Setup of before:
## reflex_core
module reflex_core (
    input wire clk,                   
    input wire rst_n,                 
    input wire signed [15:0] z_pos,   
    input wire signed [15:0] z_vel,   
    input wire signed [15:0] kp_gain,
    input wire signed [15:0] kd_gain,
    input wire signed [15:0] vel_threshold,  
    output reg signed [15:0] u_out,   
    output reg guardian_active        
);
Settings: LEC_CHECK=0, ABC_AREA=1, CAP_MARGIN=20, CORE_MARGIN=2, CORE_UTILIZATION=72, CTS_CLUSTER_DIAMETER=247, CTS_CLUSTER_SIZE=99, PLACE_DENSITY=0.39, SLEW_MARGIN=20; clock period 6.4 ns.
run.sh (not shown) runs the stock make flow with config.mk's settings and CLKGATE_MAP_FILE=.
before failed in global routing (5_1_grt) with GRT-0116.
### before -> after
- a deleted ABC_AREA that had been 1
- an added SETUP_SLACK_MARGIN of 1.85
- a deleted CTS_CLUSTER_SIZE that had been 99
- a deleted CTS_CLUSTER_DIAMETER that had been 247
- a deleted PLACE_DENSITY that had been 0.39
- a change of the clock period (ns, I/O delays scaled along) from 6.4 to 6.32
Findings:
Side by side, share of the yosys chip area belonging to registers turned out higher in after than in before. after reports a higher multiplexer area fraction after synthesis than before does. Summary — standard-cell row count, after relative to before: lower, by 2. Sort after and before by count of distinct cell types in the synthesized netlist, descending, and after comes first. Side by side, xor and xnor fraction of the mapped netlist area turned out higher in after than in before. after did not make it past global routing (5_1_grt), where a tool error ended it. before → after: total die size decreased about 5.6%, simple-gate area share of the yosys netlist -4.0 points, area of the mapped netlist decreased by 1600 µm² relative to the old numbers.

---

== build 80 ==
reflex_core again, from the RTL that the note above started with.
clock: 8.0 ns
lec_check: 0
abc_area: 1
cap_margin: 20
cell_pad_in_sites_global_placement: 2
core_margin: 2
core_utilization: 19
cts_cluster_size: 21
gpl_routability_driven: 1
gpl_timing_driven: 0
min_routing_layer: met1
place_density: 0.64
setup_slack_margin: 0.71
slew_margin: 20
tns_end_percent: 50
Setup changes, build 80 to build 27
- MIN_ROUTING_LAYER: met1 -> unset
- CORE_UTILIZATION: 19 -> 52
- GPL_TIMING_DRIVEN: 0 -> unset
- ABC_AREA: 1 -> unset
- GPL_ROUTABILITY_DRIVEN: 1 -> unset
- TNS_END_PERCENT: 50 -> unset
- SETUP_SLACK_MARGIN: 0.71 -> unset
- PLACE_DENSITY: 0.64 -> unset
- CELL_PAD_IN_SITES_GLOBAL_PLACEMENT: 2 -> unset
- CTS_CLUSTER_SIZE: 21 -> unset
- the clock period (ns, I/O delays scaled along): 8.0 -> 6.72
In build 27 the implementation completed, yet the final layout does not meet the checks, the culprit being setup timing.
No stage failed in build 80, and the final checks on the layout all came back clean.
Run comparison: build 80 launching element of the worst setup path kp_gain[11]; build 27 launching element of the worst setup path kd_gain[4]
Compared build 27 vs build 80, and final wirelength is down in build 27.
Synthesized instance count (higher): build 80
Diff build 80 -> build 27: final cell count decreased 29%, worst hold path stage count decreased 1, number of nets at floorplan decreased 17%.
Edits applied to the flow inputs when going from build 27 to build 42:
- CTS_CLUSTER_SIZE now 99, previously not set
- the clock period (ns, I/O delays scaled along) now 5.93, was 6.72
==> results <==
- [flow] build 42 | stages: complete | final checks: fail | reason: setup timing
- Against build 27 as the reference, build 42 delivers a higher area growth from synthesis to layout.
- Build 42 vs. build 27: count of clock buffers in the final design was more or less identical, wire length of the first global-routing pass went down by about 1%, critical path depth went down by about 8%.

---

## try-lagoon
Starting RTL as in the previous note.
// reflex_core
module reflex_core (
    input wire clk,                   
    input wire rst_n,                 
    input wire signed [15:0] z_pos,   
    input wire signed [15:0] z_vel,   
    input wire signed [15:0] kp_gain,
    input wire signed [15:0] kd_gain,
    input wire signed [15:0] vel_threshold,  
    output reg signed [15:0] u_out,   
    output reg guardian_active        
);
Settings: LEC_CHECK=0, ABC_AREA=1, CAP_MARGIN=20, CELL_PAD_IN_SITES_GLOBAL_PLACEMENT=2, CORE_MARGIN=2, CORE_UTILIZATION=19, CTS_CLUSTER_SIZE=21, GPL_ROUTABILITY_DRIVEN=1, GPL_TIMING_DRIVEN=0, HOLD_SLACK_MARGIN=0.13, MIN_ROUTING_LAYER=met2, PLACE_DENSITY=0.64, SETUP_SLACK_MARGIN=0.71, SLEW_MARGIN=20, TNS_END_PERCENT=50; clock period 9.42 ns.
try-lagoon reached the end of the flow, and the finished layout is clean on the timing, DRC and antenna checks.
diff inputs: try-lagoon => try-raven
Settings: CORE_UTILIZATION: 19 -> 40; HOLD_SLACK_MARGIN: 0.13 -> unset; GPL_ROUTABILITY_DRIVEN: 1 -> unset; PLACE_DENSITY: 0.64 -> unset; ABC_AREA: 1 -> unset; SETUP_SLACK_MARGIN: 0.71 -> unset; CELL_PAD_IN_SITES_GLOBAL_PLACEMENT: 2 -> unset; MIN_ROUTING_LAYER: met2 -> unset; CTS_CLUSTER_SIZE: 21 -> unset; TNS_END_PERCENT: 50 -> unset; GPL_TIMING_DRIVEN: 0 -> unset; the clock period (ns, I/O delays scaled along): 9.42 -> 7.78.
==> comparison <==
Per the comparison of try-raven with try-lagoon, die area shows a reduction of about 55%, transition time at the pin with the least slew margin shows a reduction of 120 ps.
Global-route track usage on met1: higher on try-raven
Changes observed in try-raven relative to try-lagoon: final standard cell area without fillers went down about 1%, buffer share of cell area higher.
Setup changes, try-raven to try-quartz
Settings: swapping 40 for 42 in CORE_UTILIZATION.
## What came out
try-quartz: PASS, flow complete, no timing, DRC or antenna violations
Number of core rows of try-quartz falls short of that of try-raven by a few percent.
Standard cell area after detailed placement went down slightly going from try-raven to try-quartz.
try-raven and try-quartz ended up with nearly the same relative area of clock buffers and inverters in the final design.
try-quartz does better than try-raven on final period demand of the worst path.
As far as worst hold path stage count goes, try-raven and try-quartz are indistinguishable; the numbers are identical.
d_term[25] as the timing endpoint of the critical path was reported by try-raven, and d_term[30] by try-quartz.
try-quartz vs try-raven: combinational share of cell area up
try-quartz -> try-raven: remaining routing DRC violations flat
Least setup slack across all paths after layout delta (try-quartz − try-raven): favourable
try-quartz -> try-raven: register area share after synthesis delta 0, exact match
## Diff of input files: try-zinc against try-quartz
Settings: a change of CORE_UTILIZATION from 42 to 40; a change of the clock period (ns, I/O delays scaled along) from 7.78 to 8.0.
Going from try-quartz to try-zinc, chip area picked up an extra 3100 µm², worst hold margin saw an increase, cell area after layout moved down, worst-skew pair later-pin latency essentially unchanged, placer congestion estimate now smaller.
try-quartz → try-zinc: number of vias per cell went down 2.1%, total of fill cells in the finished design went up about 7%, area added between synthesis and finish went down 0.71 points.
z_vel[9] as the first element of the critical path was reported by try-quartz, and kd_gain[3] by try-zinc.
Top routing layer in use: met4 -> try-quartz, met5 -> try-zinc

---

Setup of build 90:
reflex_core again, from the RTL that the note above started with.
clock: 6.25 ns
lec_check: 0
cap_margin: 20
core_margin: 2
core_utilization: 71
cts_cluster_size: 34
hold_slack_margin: -0.09
setup_slack_margin: 1.83
slew_margin: 20
Status: build 90 FAILED at global routing (tool error)
Relative to build 90, the following input files were edited for build 71:
-- flow/config.mk --
<<< build 90, line 9
export CORE_MARGIN = 2
export CORE_UTILIZATION = 71
export CTS_CLUSTER_SIZE = 34
export HOLD_SLACK_MARGIN = -0.09
export SETUP_SLACK_MARGIN = 1.83
export SLEW_MARGIN = 20
>>> build 71, line 9
export CORE_MARGIN = 2
export CORE_UTILIZATION = 65
export SETUP_SLACK_MARGIN = -0.38
export SLEW_MARGIN = 20
==> flow/constraint.sdc <==
create_clock -name core_clock -period 3.72 [get_ports {clk}]
set_input_delay 0.7440 -clock core_clock [delete_from_list [all_inputs] [get_ports {clk}]]
set_output_delay 0.7440 -clock core_clock [all_outputs]
set_load 0.01 [all_outputs]
[summary]
Completing all stages was not enough for build 71: its layout failed the final checks because of setup timing. Build 71 vs build 90: area inside the core boundary up in build 71. Looking only at die footprint, and setting everything else aside, the lower value of build 90 and build 71 goes to build 90. Looking at placement row count, build 71 sits about 6% above build 90.
For build 2, these inputs were changed with respect to build 71:
-- flow/config.mk --
<<< build 71, line 9
export CORE_MARGIN = 2
export CORE_UTILIZATION = 65
export SETUP_SLACK_MARGIN = -0.38
export SLEW_MARGIN = 20
>>> build 2, line 9
export CORE_MARGIN = 2
export CORE_UTILIZATION = 66
export SLEW_MARGIN = 20
==> flow/constraint.sdc <==
create_clock -name core_clock -period 6.32 [get_ports {clk}]
set_input_delay 1.2640 -clock core_clock [delete_from_list [all_inputs] [get_ports {clk}]]
set_output_delay 1.2640 -clock core_clock [all_outputs]
set_load 0.01 [all_outputs]
[flow] build 2 | stages: complete | final checks: fail | reason: setup timing
Re post-synth area from yosys stat: no difference whatsoever between build 71 and build 2.
Changes observed in build 2 relative to build 71: synthesized cell count roughly the same, clock-buffer cell count shows no meaningful change, number of antenna violations at the first check in global routing down 3.
Of build 2 and build 71, it is build 2 that has the higher setup slack.

---

== P ==
Starting RTL as in the previous note.
Settings: LEC_CHECK=0, CAP_MARGIN=20, CORE_MARGIN=2, CORE_UTILIZATION=37, CTS_CLUSTER_DIAMETER=382, CTS_CLUSTER_SIZE=51, HOLD_SLACK_MARGIN=-0.08, PLACE_DENSITY_LB_ADDON=0.14, SLEW_MARGIN=20; clock period 8.0 ns.
Relative to P, the following input files were edited for Q:
Settings: CTS_CLUSTER_DIAMETER: 382 -> unset; CORE_UTILIZATION: 37 -> 40; CTS_CLUSTER_SIZE: 51 -> 21; GPL_ROUTABILITY_DRIVEN: unset -> 0; TNS_END_PERCENT: unset -> 20; HOLD_SLACK_MARGIN: -0.08 -> unset; PLACE_DENSITY_LB_ADDON: 0.14 -> unset.
Q ended with every stage complete and zero timing, DRC or antenna violations. Taking P as the reference, in Q maximum achievable frequency went up by 0.54 MHz, clock insertion delay at the later pin of the skew report was more or less identical, post-detailed-routing wire length went down by about 6%, half-perimeter wire length of the detailed placement result went down by 4400 um, final worst-path cycle share went down by 0.40 points. When Q is set beside P, its post-detailed-route wirelength per cell turns out to be about 4% smaller.
--- input diff Q..R ---
Settings: CTS_CLUSTER_DIAMETER: unset -> 214; TNS_END_PERCENT: 20 -> 10; PLACE_DENSITY_LB_ADDON: unset -> 0.29; CORE_UTILIZATION: 40 -> 37; HOLD_SLACK_MARGIN: unset -> -0.08; CTS_CLUSTER_SIZE: 21 -> 100.
--- outcome ---
~same sequential share of layout area in R and Q. R vs Q, met1 usage went down by 2.1 points. In R, the cell count came out about 2.2% above the value in Q. Q → R: maximum frequency moved down; routed wire length shows a reduction of about 2.8%; routed length on met3 fell by about 28%; row count increased by 3 relative to the old numbers. Slew at the pin closest to its max-slew limit (lower): Q. In the floorplan summary, R is listed with a die area greater than that of Q.
> inputs changed (R -> S)
Settings: removing HOLD_SLACK_MARGIN (formerly -0.08); changing CTS_CLUSTER_SIZE from 100 to 21; removing CTS_CLUSTER_DIAMETER (formerly 214); removing PLACE_DENSITY_LB_ADDON (formerly 0.29); changing TNS_END_PERCENT from 10 to 20; changing CORE_UTILIZATION from 37 to 19; setting GPL_TIMING_DRIVEN to 0 for the first time; setting PLACE_DENSITY to 0.64 for the first time; setting SETUP_SLACK_MARGIN to 0.71 for the first time; setting ABC_AREA to 1 for the first time.
==> results <==
Of S and R, the run reporting the higher transition at the pin with the smallest max-transition slack was S.
For the tally of unique sky130hd cells used after synthesis, S came in 36 lower than R did.
[S vs R] final design instance area without fill: higher in S
Re signed area change from the synthesized netlist to the final layout: S is 1.5 points down on R.
Minimum hold slack ends up higher on S.
